==> yarrow: inputs <==
==> flow/design.v (excerpt) <==
module sort_top (
  input             clk,
  input      [31:0] a, b, c, d, e, f,
  output reg [31:0] m, n, o, p, q, r
);
make LEC_CHECK=0 ABC_AREA=1 CAP_MARGIN=20 CORE_MARGIN=2 CORE_UTILIZATION=72 CTS_CLUSTER_DIAMETER=394 CTS_CLUSTER_SIZE=98 PLACE_DENSITY=0.43 SLEW_MARGIN=20 TNS_END_PERCENT=15 finish   # period 19.7 ns
run.sh (not shown) runs the stock make flow with config.mk's settings and CLKGATE_MAP_FILE=.
==> inputs of onyx, as changes to yarrow <==
--- a/flow/config.mk
+++ b/flow/config.mk
@@ -8,9 +8,8 @@
 export ABC_AREA = 1
 export CAP_MARGIN = 20
 export CORE_MARGIN = 2
-export CORE_UTILIZATION = 72
-export CTS_CLUSTER_DIAMETER = 394
-export CTS_CLUSTER_SIZE = 98
-export PLACE_DENSITY = 0.43
+export CORE_UTILIZATION = 40
+export MAX_ROUTING_LAYER = met4
+export MIN_ROUTING_LAYER = met2
+export PLACE_DENSITY_LB_ADDON = 0.18
 export SLEW_MARGIN = 20
-export TNS_END_PERCENT = 15
==> flow/constraint.sdc (replaced) <==
create_clock -name core_clock -period 44.0 [get_ports {clk}]
set_input_delay 8.8000 -clock core_clock [delete_from_list [all_inputs] [get_ports {clk}]]
set_output_delay 8.8000 -clock core_clock [all_outputs]
set_load 0.01 [all_outputs]
==> inputs of fjord, as changes to yarrow <==
==> flow/config.mk (replaced) <==
export PLATFORM = sky130hd
export DESIGN_NAME = sort_top
export DESIGN_NICKNAME = sort_top
export VERILOG_FILES = /design/flow/design.v
export SDC_FILE = /design/flow/constraint.sdc
export NUM_CORES = 4
export LEC_CHECK = 0
export CAP_MARGIN = 20
export CORE_MARGIN = 2
export CORE_UTILIZATION = 57
export SETUP_SLACK_MARGIN = -2.0
export SLEW_MARGIN = 20
==> flow/constraint.sdc (replaced) <==
create_clock -name core_clock -period 38.3 [get_ports {clk}]
set_input_delay 7.6600 -clock core_clock [delete_from_list [all_inputs] [get_ports {clk}]]
set_output_delay 7.6600 -clock core_clock [all_outputs]
set_load 0.01 [all_outputs]
==> results_slide.txt <==
Physical Implementation Snapshot

Outcome
  – Status: did not finish
  – Last stage reached: detailed placement
  – Tool Error: [ERROR DPL-0038] Utilization greater than 100%, impossible to legalize

Floorplan
  – Pre-Place Util: 72.9%
  – Die extent in x: 263 microns

Placement
  – Gpl congestion: 1.27

Logic synthesis
  – Synth Seq Share: 16.0%
  – Yosys chip area: 48100 sq um
  – AND-OR/OR-AND Cells, Area Fraction: 25.5%
  – Dominant cells by area after synthesis: ha_1 (23%), nand2_1 (21%), o21ai_0 (18%)
The numbers above come from yarrow.

==> results_slide.txt <==
Physical Implementation Snapshot

Floorplan
  – Die extent in x: 303 microns
  – Pre-Place Util: 57.6%

Outcome
  – Status: did not finish
  – Tool Error: [ERROR GRT-0116] Global routing finished with congestion. Check the congestion regions in the DRC Viewer.
  – Last stage reached: global routing

Logic synthesis
  – Dominant cells by area after synthesis: ha_1 (22%), dfxtp_1 (15%), a21oi_1 (9.9%)
  – Synth Seq Share: 15.1%

Placement
  – Gpl congestion: 1.23
The numbers above come from fjord.

==> results_slide.txt <==
Physical Implementation Snapshot

Placement
  – Gpl congestion: 1.26

Floorplan
  – Vert. Die Dim: 351 microns
  – Die extent in x: 351 microns
  – Pre-Place Util: 40.2%

Outcome
  – Tool Error: [ERROR GRT-0116] Global routing finished with congestion. Check the congestion regions in the DRC Viewer.
  – Status: did not finish
  – Last stage reached: global routing

Logic synthesis
  – Dominant cells by area after synthesis: ha_1 (23%), nand2_1 (21%), o21ai_0 (18%)
  – Post-synth top area cell: ha_1
  – AND-OR/OR-AND Cells, Area Fraction: 25.5%
  – Yosys chip area: 48100 sq um

Global route
  – Most Used Layer, Global Route: met3
The numbers above come from onyx.


==> run C <==
sort_top again, from the RTL that the note above started with.
clock: 14.7 ns
lec_check: 0
cap_margin: 20
core_margin: 2
core_utilization: 66
slew_margin: 20
==> run A: changes against run C <==
CORE_UTILIZATION = 17   (was 66)
==> flow/constraint.sdc (replaced) <==
create_clock -name core_clock -period 54.2 [get_ports {clk}]
set_input_delay 10.8400 -clock core_clock [delete_from_list [all_inputs] [get_ports {clk}]]
set_output_delay 10.8400 -clock core_clock [all_outputs]
set_load 0.01 [all_outputs]
==> qor summary <==
item                                                                             run A                              run C
Run status                                            no timing/DRC/antenna violations                     did not finish
Stage where the flow stopped                                                         -  detailed placement (3_5_place_dp)
Chip Footprint                                                              304000 um2                          79300 um2
Standard-cell row count                                                            200                                101
Yosys warnings                                                                       3                                  3
Syn Nets                                                                          8354                               8354
Area share of the largest cell type after synthesis                              21.9%                              21.9%
# IOs                                                                              385                                385
Simple Share, Synth                                                              20.1%                              20.1%
Floorplan-stage core utilization                                                 17.1%                              66.9%
Die width                                                                       551 um                             282 um
Height of the die                                                               551 um                             282 um
Syn avg cell area                                                             7.00 um2                           7.00 um2
Cell count after synthesis                                                        7270                               7270
Most common reg cell                                          sky130_fd_sc_hd__dfxtp_1           sky130_fd_sc_hd__dfxtp_1
Synth mux share                                                                  9.57%                              9.57%
Floorplan Core Area                                                         297000 um2                          76100 um2
Total standard cell area after synthesis                                     50900 um2                          50900 um2
Fraction of the mapped netlist area in compound gates                            27.1%                              27.1%
Quantity of I/O buffers inserted on ports                                          384                                384
Number of flops mapped to enable cells by yosys                                      0                                  0
Area leader, netlist                                             sky130_fd_sc_hd__ha_1              sky130_fd_sc_hd__ha_1
Post-Synth Adder-Cell Area                                                       22.0%                              22.0%
Flip-flop and latch count after synthesis                                          384                                384
Final RePlAce weighted congestion                                                 1.01                               1.27
Synth unique cells                                                                  96                                 96
Share of synthesized area occupied by flip-flops and latches                     15.1%                              15.1%

==> 10-11: inputs <==
sort_top again, from the RTL that the note above started with.
Settings: LEC_CHECK=0, ABC_AREA=0, CAP_MARGIN=20, CELL_PAD_IN_SITES_DETAIL_PLACEMENT=2, CORE_ASPECT_RATIO=0.91, CORE_MARGIN=6, CORE_UTILIZATION=40, CTS_CLUSTER_DIAMETER=156, GPL_TIMING_DRIVEN=0, MIN_ROUTING_LAYER=met2, PLACE_DENSITY_LB_ADDON=0.03, SLEW_MARGIN=20; clock period 44.0 ns.
==> 04-01: changes against 10-11 <==
- ABC_AREA: 0 -> 1
- CORE_ASPECT_RATIO: 0.91 -> default
- CORE_MARGIN: 6 -> 2
- CTS_CLUSTER_DIAMETER: 156 -> 300
- GPL_TIMING_DRIVEN: 0 -> default
- MAX_ROUTING_LAYER: default -> met4
- PLACE_DENSITY_LB_ADDON: 0.03 -> 0.18
==> 01-12: changes against 10-11 <==
- ABC_AREA: 0 -> default
- CELL_PAD_IN_SITES_DETAIL_PLACEMENT: 2 -> default
- CORE_ASPECT_RATIO: 0.91 -> default
- CORE_MARGIN: 6 -> 2
- CORE_UTILIZATION: 40 -> 57
- CTS_CLUSTER_DIAMETER: 156 -> default
- GPL_TIMING_DRIVEN: 0 -> default
- MIN_ROUTING_LAYER: met2 -> default
- PLACE_DENSITY_LB_ADDON: 0.03 -> default
- SETUP_SLACK_MARGIN: default -> 5.0
==> flow/constraint.sdc (replaced) <==
create_clock -name core_clock -period 38.2 [get_ports {clk}]
set_input_delay 7.6400 -clock core_clock [delete_from_list [all_inputs] [get_ports {clk}]]
set_output_delay 7.6400 -clock core_clock [all_outputs]
set_load 0.01 [all_outputs]
==> results <==
quantity	01-12	10-11	04-01
Run status	stopped before the end	stopped before the end	stopped before the end
Last stage reached	global routing	clock tree synthesis	detailed placement
Adder and majority gate portion of the synthesized area	0.220	0.220	0.232
Total Die Area	91700 µm²	136000 µm²	123000 µm²
Placement-stage cell area	71000 µm²	56900 µm²	-
Half-perimeter wire length after placement	204 mm	302 mm	-
Mean instance size in the synthesized netlist	7.00 µm²	7.00 µm²	6.16 µm²
Setup Slack @ Placement	-2.67 ns	-20.44 ns	-
Yosys simple share	0.201	0.201	0.289
Sequential element share of the synthesized area	0.151	0.151	0.160
Top cell type's share of synthesized area	0.219	0.219	0.232
Effective utilization at floorplan	0.576	0.404	0.402
Die X	303 µm	386 µm	351 µm
Top cell type by instance count after synthesis	a21oi_1	a21oi_1	nand2_1
Die outline height	303 µm	352 µm	351 µm
